==> flow/design.v (excerpt) <==
module MIPS(
    input [15:0] data_in,
    input clk,
    input interrupt,
    input reset,
    output [15:0] data_out,
    output [15:0] pm_addr,
    input [31:0] pm_rdata,
    output dm_en,
    output dm_we,
    output [15:0] dm_addr,
    output [15:0] dm_wdata,
    input [15:0] dm_rdata
    );
Size: ~4000 cells after synthesis, ~750 flip-flops, about 40000 µm² of cells after synthesis.
make LEC_CHECK=0 CAP_MARGIN=20 CORE_MARGIN=2 CORE_UTILIZATION=40 PLACE_DENSITY=0.6 SLEW_MARGIN=20 finish   # period 6.8 ns
run.sh (not shown) runs the stock make flow with config.mk's settings and CLKGATE_MAP_FILE=.
The first run finished but failed the layout checks on setup timing.
Next try:
clock period = 11.4 ns   (was 6.8 ns; I/O delays follow)
What happened:
- Now the flow ran to the end with no violations
- clock-buffer cell count increases by 4
- worst setup slack improves by 0.92 ns
- register-to-register slack improves by 2.9 ns
- design area decreases by a little under a tenth
Next try:
CORE_UTILIZATION = 57   (was 40)
PLACE_DENSITY = default   (was 0.6)
SETUP_SLACK_MARGIN = 2.13   (was default)
clock period = 8.31 ns   (was 11.4 ns; I/O delays follow)
Cell count came out lower by 3.2%.
Clock skew came out higher by 0.0077 ns.
First-iteration DRC count rose by 66%.
Total power increases by 45%.
Sequential power rises by 37%.

P:
Starting RTL as in the previous note.
Settings: LEC_CHECK=0, ABC_AREA=1, CAP_MARGIN=5, CELL_PAD_IN_SITES_DETAIL_PLACEMENT=1, CORE_ASPECT_RATIO=0.77, CORE_MARGIN=5, CORE_UTILIZATION=40, CTS_CLUSTER_SIZE=63, GPL_ROUTABILITY_DRIVEN=0, GPL_TIMING_DRIVEN=1, HOLD_SLACK_MARGIN=0.26, PLACE_DENSITY=0.37, SETUP_SLACK_MARGIN=1.17, SLEW_MARGIN=30, TNS_END_PERCENT=15; clock period 13.4 ns.
Input-level comparison between Q and P:
==> flow/config.mk <==
export PLATFORM = sky130hd
export DESIGN_NAME = MIPS
export DESIGN_NICKNAME = MIPS
export VERILOG_FILES = /design/flow/design.v
export SDC_FILE = /design/flow/constraint.sdc
export NUM_CORES = 4
export LEC_CHECK = 0
export CAP_MARGIN = 20
export CORE_MARGIN = 2
export CORE_UTILIZATION = 58
export PLACE_DENSITY = 0.6
export SLEW_MARGIN = 20
==> flow/constraint.sdc <==
create_clock -name core_clock -period 6.37 [get_ports {clk}]
set_input_delay 1.2740 -clock core_clock [delete_from_list [all_inputs] [get_ports {clk}]]
set_output_delay 1.2740 -clock core_clock [all_outputs]
set_load 0.01 [all_outputs]
Notes after the runs:
To summarise Q: no stage aborted, but the layout did not pass its checks, failing on negative setup slack.
Going from P to Q, total power of the final layout grows by 130%.
The final reports for Q and P show vertical die dimension lower in the former.
When the final numbers for Q and P were put side by side, the maximum VDD drop turned out to be smaller in P.
Chip area delta (Q − P): favourable
Wire: Q routes more than P
Relative to P, the share of synthesized area spent on multiplexers of Q is higher by 10 points.
The power of the clock network of Q is higher than that of P.
Delta(fraction of area in registers, Q - P) < 0
Measured against each other, Q and P differ in count of buffers added by post-CTS timing repair for setup, the higher figure coming from Q.
Relative to Q, the following input files were edited for R:
diff --git a/flow/config.mk b/flow/config.mk
--- a/flow/config.mk
+++ b/flow/config.mk
@@ -7,6 +7,13 @@
 export LEC_CHECK = 0
-export CAP_MARGIN = 20
+export CAP_MARGIN = 10
+export CELL_PAD_IN_SITES_DETAIL_PLACEMENT = 0
+export CELL_PAD_IN_SITES_GLOBAL_PLACEMENT = 0
 export CORE_MARGIN = 2
-export CORE_UTILIZATION = 58
-export PLACE_DENSITY = 0.6
+export CORE_UTILIZATION = 72
+export CTS_CLUSTER_DIAMETER = 205
+export CTS_CLUSTER_SIZE = 44
+export GPL_ROUTABILITY_DRIVEN = 1
+export GPL_TIMING_DRIVEN = 1
+export PLACE_DENSITY_LB_ADDON = 0.29
+export SETUP_SLACK_MARGIN = 1.8
 export SLEW_MARGIN = 20
==> flow/constraint.sdc <==
create_clock -name core_clock -period 6.41 [get_ports {clk}]
set_input_delay 1.2820 -clock core_clock [delete_from_list [all_inputs] [get_ports {clk}]]
set_output_delay 1.2820 -clock core_clock [all_outputs]
set_load 0.01 [all_outputs]
Findings:
Each of Q and R falls short of a clean finish.
5_1_grt: R exited with error
Q -> R: synthesized area flat
Re register bit count reported by yosys: no difference whatsoever between R and Q.
Going from Q to R, global placer's final weighted congestion up 0.16; number of setup buffers added after CTS climbed 15%; area fraction in compound gates has remained practically unchanged; fraction of the core area occupied by cells at floorplan climbed 14 points; number of cell rows fell 10.
On synthesized cell count, Q and R are neck and neck.
When the final numbers for Q and R were put side by side, the horizontal die dimension turned out to be greater in Q.
Inputs modified between R and S:
==> flow/config.mk <==
export PLATFORM = sky130hd
export DESIGN_NAME = MIPS
export DESIGN_NICKNAME = MIPS
export VERILOG_FILES = /design/flow/design.v
export SDC_FILE = /design/flow/constraint.sdc
export NUM_CORES = 4
export LEC_CHECK = 0
export CAP_MARGIN = 20
export CORE_MARGIN = 2
export CORE_UTILIZATION = 40
export PLACE_DENSITY = 0.6
export SETUP_SLACK_MARGIN = -0.32
export SLEW_MARGIN = 20
==> flow/constraint.sdc <==
create_clock -name core_clock -period 11.4 [get_ports {clk}]
set_input_delay 2.2800 -clock core_clock [delete_from_list [all_inputs] [get_ports {clk}]]
set_output_delay 2.2800 -clock core_clock [all_outputs]
set_load 0.01 [all_outputs]
Results
Height of the die ends up higher on S. Comparing R and S, the lower placer congestion estimate is on S. Of R and S, only S finishes the flow clean. Stage in which a tool error killed R: 5_1_grt. When the final numbers for R and S were put side by side, the die area turned out to be smaller in R. R → S: post-synthesis register bit count saw little to no change; count of H-tree levels built during CTS saw an increase. Changes observed in S relative to R: total of hold buffers inserted after clock tree synthesis now sits at about the same level, tally of buffers added on design ports now sits at about the same level, share of synthesized cell area in and-or and or-and compound cells now sits at about the same level, area of the synthesized netlist per yosys stat now sits at about the same level.

== job 1000 ==
Starting RTL as in the previous note.
Settings: LEC_CHECK=0, ABC_AREA=1, CAP_MARGIN=35, CELL_PAD_IN_SITES_DETAIL_PLACEMENT=1, CELL_PAD_IN_SITES_GLOBAL_PLACEMENT=3, CORE_ASPECT_RATIO=1.71, CORE_MARGIN=10, CORE_UTILIZATION=23, CTS_CLUSTER_DIAMETER=205, GPL_ROUTABILITY_DRIVEN=1, GPL_TIMING_DRIVEN=1, HOLD_SLACK_MARGIN=-0.01, MAX_ROUTING_LAYER=met4, MIN_ROUTING_LAYER=met2, SLEW_MARGIN=20, TNS_END_PERCENT=70; clock period 11.7 ns.
In the summary table, job 1000 is marked failed, with error DRT-0255 raised in 5_2_route.
[inputs] job 5903 vs job 1000
Settings: HOLD_SLACK_MARGIN removed (was -0.01); CELL_PAD_IN_SITES_DETAIL_PLACEMENT removed (was 1); TNS_END_PERCENT removed (was 70); CORE_ASPECT_RATIO removed (was 1.71); ABC_AREA removed (was 1); CELL_PAD_IN_SITES_GLOBAL_PLACEMENT removed (was 3); GPL_TIMING_DRIVEN removed (was 1); GPL_ROUTABILITY_DRIVEN removed (was 1); MAX_ROUTING_LAYER removed (was met4); CTS_CLUSTER_SIZE newly set to 51; CORE_UTILIZATION changed from 23 to 57; CAP_MARGIN changed from 35 to 20; CORE_MARGIN changed from 10 to 2; CTS_CLUSTER_DIAMETER removed (was 205); MIN_ROUTING_LAYER removed (was met2); the clock period (ns, I/O delays scaled along) changed from 11.7 to 6.33.
## What came out
- Job 5903 against job 1000: routing usage on met3 down 26 points; global-route wire length before repair decreased by about 22% relative to the old numbers; synthesized area divided by synthesized cell count moved up.
- Of job 5903 and job 1000, the run reporting the higher synthesized instance count was job 1000.
- From job 1000 to job 5903 the numbers moved as follows: chip area estimate from yosys synthesis flat; global-route usage now larger.
- met1 layer usage reported by global route ends up higher on job 5903.
- Job 5903 vs job 1000: tally of unique sky130hd cells used after synthesis up by more than half
- Job 5903 completed end to end; final checks failed (negative setup slack).
- ~same CTS sink count in job 5903 and job 1000
- met2 usage up 25 points in job 5903 wrt job 1000
--- input diff job 5903..job 6968 ---
Settings: setting PLACE_DENSITY to 0.6 for the first time; removing CTS_CLUSTER_SIZE (formerly 51); changing CORE_UTILIZATION from 57 to 10; changing the clock period (ns, I/O delays scaled along) from 6.33 to 18.6.
--- outcome ---
- Among job 6968 and job 5903, a clean, completed layout was produced by job 6968 alone.
- Compared with job 5903, in job 6968 number of port buffers essentially unchanged, die width now larger.
- In the flow results for job 6968 and job 5903, the number of placed cells counting well taps is larger on job 6968.
- Job 5903 ended up with fewer cell instances than job 6968 did.
- The run showing the greater cell area power density is job 5903.
Relative to job 6968, the following input files were edited for job 4200:
Settings: a deleted PLACE_DENSITY that had been 0.6; a change of CORE_MARGIN from 2 to 10; an added CELL_PAD_IN_SITES_DETAIL_PLACEMENT of 2; an added SETUP_SLACK_MARGIN of 0.2; an added MIN_ROUTING_LAYER of met2; an added CTS_CLUSTER_SIZE of 52; an added CTS_CLUSTER_DIAMETER of 391; an added GPL_ROUTABILITY_DRIVEN of 0; a change of CORE_UTILIZATION from 10 to 40; an added MAX_ROUTING_LAYER of met4; an added PLACE_DENSITY_LB_ADDON of 0.13; a change of the clock period (ns, I/O delays scaled along) from 18.6 to 12.0.
### Flow results
The log for job 4200 ends in 5_1_grt with error GRT-0116, so the run never completed.
From job 6968 to job 4200 the numbers moved as follows: chip area estimate from yosys synthesis roughly the same; fraction of the core area occupied by cells at floorplan now sits higher; cell area reported after detailed placement now smaller.
The higher instance count after placement with tap cells included came out of job 6968.
Input-level comparison between job 7560 and job 4200:
Settings: clearing CELL_PAD_IN_SITES_DETAIL_PLACEMENT, which used to be 2; putting PLACE_DENSITY at 0.6 where nothing was set; clearing SETUP_SLACK_MARGIN, which used to be 0.2; clearing PLACE_DENSITY_LB_ADDON, which used to be 0.13; clearing MAX_ROUTING_LAYER, which used to be met4; clearing GPL_ROUTABILITY_DRIVEN, which used to be 0; swapping 10 for 2 in CORE_MARGIN; putting ABC_AREA at 1 where nothing was set; swapping 40 for 69 in CORE_UTILIZATION; clearing MIN_ROUTING_LAYER, which used to be met2; clearing CTS_CLUSTER_DIAMETER, which used to be 391; clearing CTS_CLUSTER_SIZE, which used to be 52; swapping 12.0 for 10.9 in the clock period (ns, I/O delays scaled along).
Results
Per the comparison of job 7560 with job 4200, y dimension of the die has decreased; placement row count now sits lower; post-synthesis cell area saw little to no change; count of unique library cells instantiated by Yosys -about 36%; area reported by Yosys stat level.
NOTE number of instances in the synthesized netlist job 4200->job 7560 increased by more than 10%
Count of instantiated cells in the yosys netlist: lower on job 4200
From job 4200 to job 7560 the numbers moved as follows: number of H-tree levels grew by 2, horizontal extent of the die shrank by 27%.
Job 7560 completed every stage of the flow, and the final layout passed the timing, design-rule and antenna checks.
For job 2280, these inputs were changed with respect to job 7560:
Settings: CELL_PAD_IN_SITES_GLOBAL_PLACEMENT newly set to 1; PLACE_DENSITY removed (was 0.6); GPL_ROUTABILITY_DRIVEN newly set to 0; CORE_UTILIZATION changed from 69 to 61; GPL_TIMING_DRIVEN newly set to 1; SETUP_SLACK_MARGIN newly set to 1.25; CELL_PAD_IN_SITES_DETAIL_PLACEMENT newly set to 0; ABC_AREA removed (was 1); CAP_MARGIN changed from 20 to 5; CTS_CLUSTER_DIAMETER newly set to 205; the clock period (ns, I/O delays scaled along) changed from 10.9 to 6.41.
Post-synthesis cell count in job 2280 is 868 lower than in job 7560. Destination of the critical timing path = pm_addr[10]: job 2280; destination of the critical timing path = pm_addr[15]: job 7560. Sort job 2280 and job 7560 by number of global-route vias before repair desc -> top: job 7560. The pin slew with the least headroom to its limit number comes out lower for job 7560 vs job 2280. Higher initial core utilization goes to job 7560 over job 2280. For the number of cells in Yosys stat, job 2280 came in about 18% lower than job 7560 did. Job 2280 vs job 7560 on non-clock buffer count: job 2280 is the higher one. To summarise job 2280: no stage aborted, but the layout did not pass its checks, failing on negative setup slack. Net total in the final layout came out lower on job 2280 than on job 7560. Layout inverter count without the clock tree (job 2280 / job 7560): 0.22. Lower number of buffers added by the clock tree synthesis step among job 2280 and job 7560: job 7560. Critical path depth of job 2280 falls short of that of job 7560 by more than 10%.
No activity file was given, so power comes from the tool's default toggle rates.
